Setup of run 1:
==> flow/design.v <==
`timescale 1ns / 1ps
module button_debounce (
    input clk,        
    input rst,        
    input button_in,  
    output reg button_out  
);
    parameter integer DEBOUNCE_TIME = 200; 
    reg [19:0] counter;
    reg button_state;
    always @(posedge clk or posedge rst) begin
        if (rst) begin
            counter <= 0;
            button_state <= 0;
            button_out <= 0;
        end else begin
            if (button_in != button_state) begin
                counter <= counter + 1;
                if (counter >= DEBOUNCE_TIME) begin
                    button_state <= button_in;
                    button_out <= button_in;
                    counter <= 0;
                end
            end else begin
                counter <= 0;
            end
        end
    end
endmodule
`timescale 1ns / 1ps
module operatorremainder(
    input [35:0] n,
    output reg is_multiple
);
	parameter DIVISOR = 20000;
	reg [35:0] temp;
	reg [35:0] quotient;
	reg [35:0] remainder;
	integer i;
	always @(*) begin
        temp = n;
        quotient = 0;
        remainder = 0;
        for (i = 35; i >= 0; i = i - 1) begin
            quotient = (quotient << 1) | (temp[i] ? 1'b1 : 1'b0);
            if (quotient >= DIVISOR) begin
                quotient = quotient - DIVISOR;
                remainder = (remainder << 1) | 1'b1;
            end else begin
                remainder = (remainder << 1);
            end
        end
        is_multiple = (quotient == 0);
    end
endmodule
`timescale 1ns / 1ps
module ClockTest(
	input clk,
	input rst,
	input btn,
	output reg [6:0] seg,  
	output reg [3:0] an,
	output reg buttons_pressed, 
	output reg buttons_released 
);
	wire is_divisible;  
   reg [7:0] counter;  
   reg [35:0] cnt;	 
   wire buttons_out;
	reg buttons_out_prev;
   wire [6:0] segments [15:0];  
	reg [3:0] ones;  
   reg [3:0] tens;  
	reg [3:0] s_ones;  
	reg [3:0] s_tens;  
   reg [6:0] refresh_counter;  
   reg refresh_flag;	 
   reg [7:0] clk_display;  
      assign segments[0] = 7'b1000000;   
      assign segments[1] = 7'b1111001;   
      assign segments[2] = 7'b0100100;   
      assign segments[3] = 7'b0110000;   
      assign segments[4] = 7'b0011001;   
      assign segments[5] = 7'b0010010;   
      assign segments[6] = 7'b0000010;   
      assign segments[7] = 7'b1111000;   
      assign segments[8] = 7'b0000000;   
      assign segments[9] = 7'b0010000;   
      assign segments[10] = 7'b0001000;  
      assign segments[11] = 7'b0000011;  
      assign segments[12] = 7'b1000110;  
      assign segments[13] = 7'b0100001;  
      assign segments[14] = 7'b0000110;  
      assign segments[15] = 7'b0001110;  
   button_debounce debounce (
		.clk(clk),
		.rst(rst),
		.button_in(btn),
		.button_out(buttons_out)
   );
   operatorremainder remainder (
        .n(cnt),
        .is_multiple(is_divisible)
    );
   always @ (posedge clk or posedge rst) begin
      if (rst) begin  
         cnt <= 0;
         counter <= 0;
			ones <= 0;
			tens <= 0;
			s_ones <= 0;
			s_tens <= 0;
			clk_display <= 0;
			buttons_out_prev <= 0;
			buttons_pressed <= 0;
			buttons_released <= 0;
      end else begin
			if(cnt == 1_200_000 -1) begin 
				cnt <= 0;
				ones <= 0;
				tens <= 0;
				s_ones <= 0;
				s_tens <= 0;
				clk_display <= 0;
			end else begin
			if (is_divisible) begin 
				if(clk_display == 60) begin
					s_ones <= 0;
					s_tens <= 0;
				end else begin
					clk_display <= clk_display+1;
					if(s_ones == 9) begin
						s_ones <= 0;
						s_tens <= s_tens + 1;
					end else begin
						s_ones <= s_ones + 1;
					end
				end
			end
			buttons_out_prev <= buttons_out;
			buttons_pressed <= (buttons_out & ~buttons_out_prev);	  
			buttons_released <= (~buttons_out & buttons_out_prev);  
			if (buttons_pressed) begin
				if (ones == 9) begin
					ones <= 0;
					if (tens == 9) begin
						tens <= 0;
					end else begin
						tens <= tens + 1;
					end
				end else begin
				ones <= ones + 1;
				end
			end
			cnt <= cnt + 1;
         end   
      end
   end
	always @(posedge clk or posedge rst) begin
		if (rst) begin
			refresh_counter <= 0;
			refresh_flag <= 0;
		end else begin
		refresh_counter <= refresh_counter + 1;
		if (refresh_counter == 250) begin   
			refresh_counter <= 0;
			refresh_flag <= ~refresh_flag;
		end
		end
	end
	always @(posedge clk or posedge rst) begin
		if (rst) begin
			seg <= 7'b1111111;
			an <= 4'b1111;
		end else
		case (refresh_counter[6:5])
			2'b00: begin
				seg <= segments[ones];
				an <= 4'b1110; 
			end
			2'b01: begin
				seg <= segments[tens];
				an <= 4'b1101; 
			end
				2'b10: begin
				seg <= segments[s_ones];
				an <= 4'b1011; 
			end
				2'b11: begin
				seg <= segments[s_tens];
				an <= 4'b0111; 
			end
		endcase
end
endmodule
==> flow/config.mk <==
export PLATFORM = sky130hd
export DESIGN_NAME = ClockTest
export DESIGN_NICKNAME = ClockTest
export VERILOG_FILES = /design/flow/design.v
export SDC_FILE = /design/flow/constraint.sdc
export NUM_CORES = 4
export LEC_CHECK = 0
export ABC_AREA = 1
export CAP_MARGIN = 20
export CELL_PAD_IN_SITES_DETAIL_PLACEMENT = 0
export CELL_PAD_IN_SITES_GLOBAL_PLACEMENT = 0
export CORE_ASPECT_RATIO = 0.89
export CORE_MARGIN = 2
export CORE_UTILIZATION = 72
export CTS_CLUSTER_DIAMETER = 75
export CTS_CLUSTER_SIZE = 24
export GPL_ROUTABILITY_DRIVEN = 1
export MAX_ROUTING_LAYER = met4
export PLACE_DENSITY_LB_ADDON = 0.27
export SETUP_SLACK_MARGIN = 3.43
export SLEW_MARGIN = 20
==> flow/constraint.sdc <==
create_clock -name core_clock -period 25.6 [get_ports {clk}]
set_input_delay 5.1200 -clock core_clock [delete_from_list [all_inputs] [get_ports {clk}]]
set_output_delay 5.1200 -clock core_clock [all_outputs]
set_load 0.01 [all_outputs]
run.sh (not shown) runs the stock make flow with config.mk's settings and CLKGATE_MAP_FILE=.
Run 1 never completed, since it errored out during 5_1_grt.
Changes in run 2 relative to run 1:
Settings: a change of CTS_CLUSTER_SIZE from 24 to 79; a change of PLACE_DENSITY_LB_ADDON from 0.27 to 0.01; a deleted SETUP_SLACK_MARGIN that had been 3.43; a deleted GPL_ROUTABILITY_DRIVEN that had been 1; a deleted CTS_CLUSTER_DIAMETER that had been 75; a deleted CELL_PAD_IN_SITES_GLOBAL_PLACEMENT that had been 0; a deleted CELL_PAD_IN_SITES_DETAIL_PLACEMENT that had been 0; a deleted CORE_ASPECT_RATIO that had been 0.89.
Findings:
Of run 2 and run 1, it is run 2 that has the lower floorplan utilization. Run 1 -> run 2: cell count after placement flat. Run 2: done, clean on timing, DRC and antenna. Comparing run 2 and run 1, detailed placement HPWL is higher on run 2.
diff inputs: run 2 => run 3
Settings: putting CELL_PAD_IN_SITES_DETAIL_PLACEMENT at 0 where nothing was set; putting CELL_PAD_IN_SITES_GLOBAL_PLACEMENT at 0 where nothing was set; putting TNS_END_PERCENT at 5 where nothing was set; putting HOLD_SLACK_MARGIN at -0.1 where nothing was set; swapping 79 for 80 in CTS_CLUSTER_SIZE; putting SETUP_SLACK_MARGIN at 3.34 where nothing was set; putting GPL_ROUTABILITY_DRIVEN at 0 where nothing was set; putting CTS_CLUSTER_DIAMETER at 236 where nothing was set.
==> comparison <==
- | filler cell count in the final layout | run 3 vs run 2 | 16% lower |
- Summary of run 3 over run 2: global-route wire length before repair up about 4%; final routed wirelength across all metal layers up 7.8 mm; highest attainable clock frequency up about 6.5%; proportion of total power due to net switching up 0.31 points.
- The design area in run 2 is 0.930 times that in run 3.
> inputs changed (run 3 -> run 4)
Settings: a deleted MAX_ROUTING_LAYER that had been met4; a change of CTS_CLUSTER_SIZE from 80 to 100; a deleted CELL_PAD_IN_SITES_GLOBAL_PLACEMENT that had been 0; a deleted SETUP_SLACK_MARGIN that had been 3.34; an added PLACE_DENSITY of 0.4; a deleted CELL_PAD_IN_SITES_DETAIL_PLACEMENT that had been 0; a deleted PLACE_DENSITY_LB_ADDON that had been 0.01; a deleted TNS_END_PERCENT that had been 5; a change of CTS_CLUSTER_DIAMETER from 236 to 374; a deleted HOLD_SLACK_MARGIN that had been -0.1; a deleted GPL_ROUTABILITY_DRIVEN that had been 0.
[summary]
Looking at count of buffers not belonging to the clock network in the layout across run 4 and run 3, the one that comes out lower is run 4. Cmp run 4 and run 3 / area growth from synthesis to final layout / lower: run 4. | routed length on met2 | run 4 vs run 3 | 2.9 mm lower |. There was hardly any difference in internal cell power between run 3 and run 4. Delta (run 4 minus run 3): non-filler instance count after layout fell about 2%, cell count after placement held.
Edits applied to the flow inputs when going from run 4 to run 5:
Settings: setting HOLD_SLACK_MARGIN to -0.1 for the first time; setting SETUP_SLACK_MARGIN to 3.23 for the first time; setting CORE_ASPECT_RATIO to 1.38 for the first time; setting PLACE_DENSITY_LB_ADDON to 0.01 for the first time; setting GPL_ROUTABILITY_DRIVEN to 0 for the first time; setting CELL_PAD_IN_SITES_DETAIL_PLACEMENT to 0 for the first time; setting MAX_ROUTING_LAYER to met4 for the first time; changing CTS_CLUSTER_DIAMETER from 374 to 236; removing PLACE_DENSITY (formerly 0.4); setting CELL_PAD_IN_SITES_GLOBAL_PLACEMENT to 0 for the first time; changing CTS_CLUSTER_SIZE from 100 to 80.
### Flow results
Status: run 5 FAILED at 5_1_grt (tool error). Changes observed in run 5 relative to run 4: synthesized area was more or less identical, HPWL reported at the end of detailed placement went up by 3.1%, placement row count went up by about 18%, floorplan-stage core utilization was more or less identical. Top-level I/O count of run 5 is on par with run 4. Compared run 4 against run 5; die area within noise. Compared with run 4, in run 5 total placed cells including tap cells was more or less identical, share of synthesized registers carrying an async set or reset ~0 delta, die width dropped about 15%.
Power is estimated from default activity; no workload was simulated.
